==> raven: inputs <==
Design microprocessor, start of the top module:
module microprocessor #(parameter N = 8, ROM_addressBits = 6, RF_addressBits = 3) (
  input  logic                           clk             ,
  input  logic                           rst_n           ,
  input  logic [ 3+2*(RF_addressBits):0] ROM_data        ,
  input  logic [                  N-1:0] SRAM_data       ,
  output logic                           overflowPC      ,
  output logic                           ROM_readEnable  ,
  output logic                           SRAM_readEnable ,
  output logic                           SRAM_writeEnable,
  output logic [    ROM_addressBits-1:0] ROM_address     ,
  output logic [(2**RF_addressBits)-1:0] SRAM_address    ,
  output logic [                  N-1:0] SRAM_data_in
);
  logic RF_selectDestA, RF_selectDestB, RF_writeEnable;
  logic [1:0] RF_selectSource;
  logic [RF_addressBits-1:0] RF_writeAddress, RF_readAddressA, RF_readAddressB;
  logic [N-1:0] RF_AluRes, RF_Im, RF_destAluA, RF_destAluB;
  RF #(.N(N), .addressBits(RF_addressBits)) rf (
    clk,
    rst_n,
    RF_selectDestA,
    RF_selectDestB,
    RF_selectSource,
    RF_writeAddress,
    RF_writeEnable,
    RF_readAddressA,
    RF_readAddressB,
    RF_AluRes, SRAM_data, RF_Im,
    RF_destAluA, SRAM_data_in, RF_destAluB, SRAM_address);
  logic ALU_rst, ALU_en;
  logic [2:0] ALU_OP, ALU_ONZ;
  ALU #(N) alu (
    clk,
    rst_n,
    ALU_rst,
    ALU_en,
    ALU_OP,
    RF_destAluA,
    RF_destAluB,
    ALU_ONZ,
    RF_AluRes
  );
  FSM #(.N(N), .M(RF_addressBits), .P(ROM_addressBits)) fsm (
    clk,
    rst_n,
    overflowPC,
    RF_selectSource,
    RF_writeAddress,
    RF_writeEnable,
    RF_readAddressA,
    RF_readAddressB,
    RF_selectDestA,
    RF_selectDestB,
    RF_Im,
    ALU_OP,
    ALU_rst,
    ALU_ONZ,
    ALU_en,
    ROM_data,
    ROM_readEnable,
    ROM_address,
    SRAM_readEnable,
    SRAM_writeEnable
  );
endmodule
==> flow/config.mk <==
export PLATFORM = sky130hd
export DESIGN_NAME = microprocessor
export DESIGN_NICKNAME = microprocessor
export VERILOG_FILES = /design/flow/design.v
export SDC_FILE = /design/flow/constraint.sdc
export NUM_CORES = 4
export LEC_CHECK = 0
export ABC_AREA = 1
export CAP_MARGIN = 20
export CORE_MARGIN = 2
export CORE_UTILIZATION = 71
export PLACE_DENSITY = 0.62
export SETUP_SLACK_MARGIN = -0.01
export SLEW_MARGIN = 20
==> flow/constraint.sdc <==
create_clock -name core_clock -period 3.83 [get_ports {clk}]
set_input_delay 0.7660 -clock core_clock [delete_from_list [all_inputs] [get_ports {clk}]]
set_output_delay 0.7660 -clock core_clock [all_outputs]
set_load 0.01 [all_outputs]
run.sh (not shown) runs the stock make flow with config.mk's settings and CLKGATE_MAP_FILE=.
==> tundra (differences from raven) <==
--- a/flow/config.mk
+++ b/flow/config.mk
@@ -6,9 +6,7 @@
 export NUM_CORES = 4
 export LEC_CHECK = 0
-export ABC_AREA = 1
 export CAP_MARGIN = 20
 export CORE_MARGIN = 2
-export CORE_UTILIZATION = 71
-export PLACE_DENSITY = 0.62
-export SETUP_SLACK_MARGIN = -0.01
+export CORE_UTILIZATION = 40
 export SLEW_MARGIN = 20
+export TNS_END_PERCENT = 15
==> flow/constraint.sdc (replaced) <==
create_clock -name core_clock -period 4.23 [get_ports {clk}]
set_input_delay 0.8460 -clock core_clock [delete_from_list [all_inputs] [get_ports {clk}]]
set_output_delay 0.8460 -clock core_clock [all_outputs]
set_load 0.01 [all_outputs]
==> yarrow (differences from raven) <==
--- a/flow/config.mk
+++ b/flow/config.mk
@@ -9,6 +9,7 @@
 export CAP_MARGIN = 20
 export CORE_MARGIN = 2
-export CORE_UTILIZATION = 71
-export PLACE_DENSITY = 0.62
-export SETUP_SLACK_MARGIN = -0.01
+export CORE_UTILIZATION = 72
+export CTS_CLUSTER_DIAMETER = 45
+export PLACE_DENSITY = 0.65
+export SETUP_SLACK_MARGIN = -0.13
 export SLEW_MARGIN = 20
==> flow/constraint.sdc (replaced) <==
create_clock -name core_clock -period 4.3 [get_ports {clk}]
set_input_delay 0.8600 -clock core_clock [delete_from_list [all_inputs] [get_ports {clk}]]
set_output_delay 0.8600 -clock core_clock [all_outputs]
set_load 0.01 [all_outputs]
==> qor summary <==
metric	yarrow	raven	tundra
Outcome	aborted with a tool error	aborted with a tool error	finished with violations
Last stage reached	global routing (5_1_grt)	clock tree synthesis (4_1_cts)	-
Layout check failures	-	-	negative setup slack
Floorplan utilization	73.7%	73.1%	40.7%
Post-cts hold-fix buffer tally	0	-	0
Adder and majority gate portion of the synthesized area	9.34%	9.34%	9.16%
Level count of the clock H-tree	3	-	3
Syn_nets	1,281	1,281	1,182
Area fraction in compound gates	17.7%	17.7%	29.2%
Gpl congestion	1.09	1.04	0.970
Post-synth area from yosys stat	8380 µm²	8380 µm²	8550 µm²
XOR-XNOR Cells, Area Fraction	3.13%	3.13%	3.69%
Clock tree sinks	99	-	99
Root cell of the clock tree	sky130_fd_sc_hd__clkbuf_16	-	sky130_fd_sc_hd__clkbuf_16
Mux cell area share after synthesis	0%	0%	1.57%
Distinct cell type count after synthesis	55	55	86
Clock buffer depth	2	-	2
Dpl cells	1,531	1,555	1,570
Number of placement rows	39	39	53
Horizontal die dimension	112 µm	113 µm	150 µm
Total CTS buffers	9	-	9
Detailed Place HPWL	22.1 mm	22.1 mm	25.0 mm
Number of buffers added for setup after CTS	7	-	32
Die ar.	12,500 µm²	12,700 µm²	22,600 µm²
Core box area	11,400 µm²	11,500 µm²	21,000 µm²
Standard cell area after detailed placement	10,100 µm²	10,400 µm²	10,700 µm²
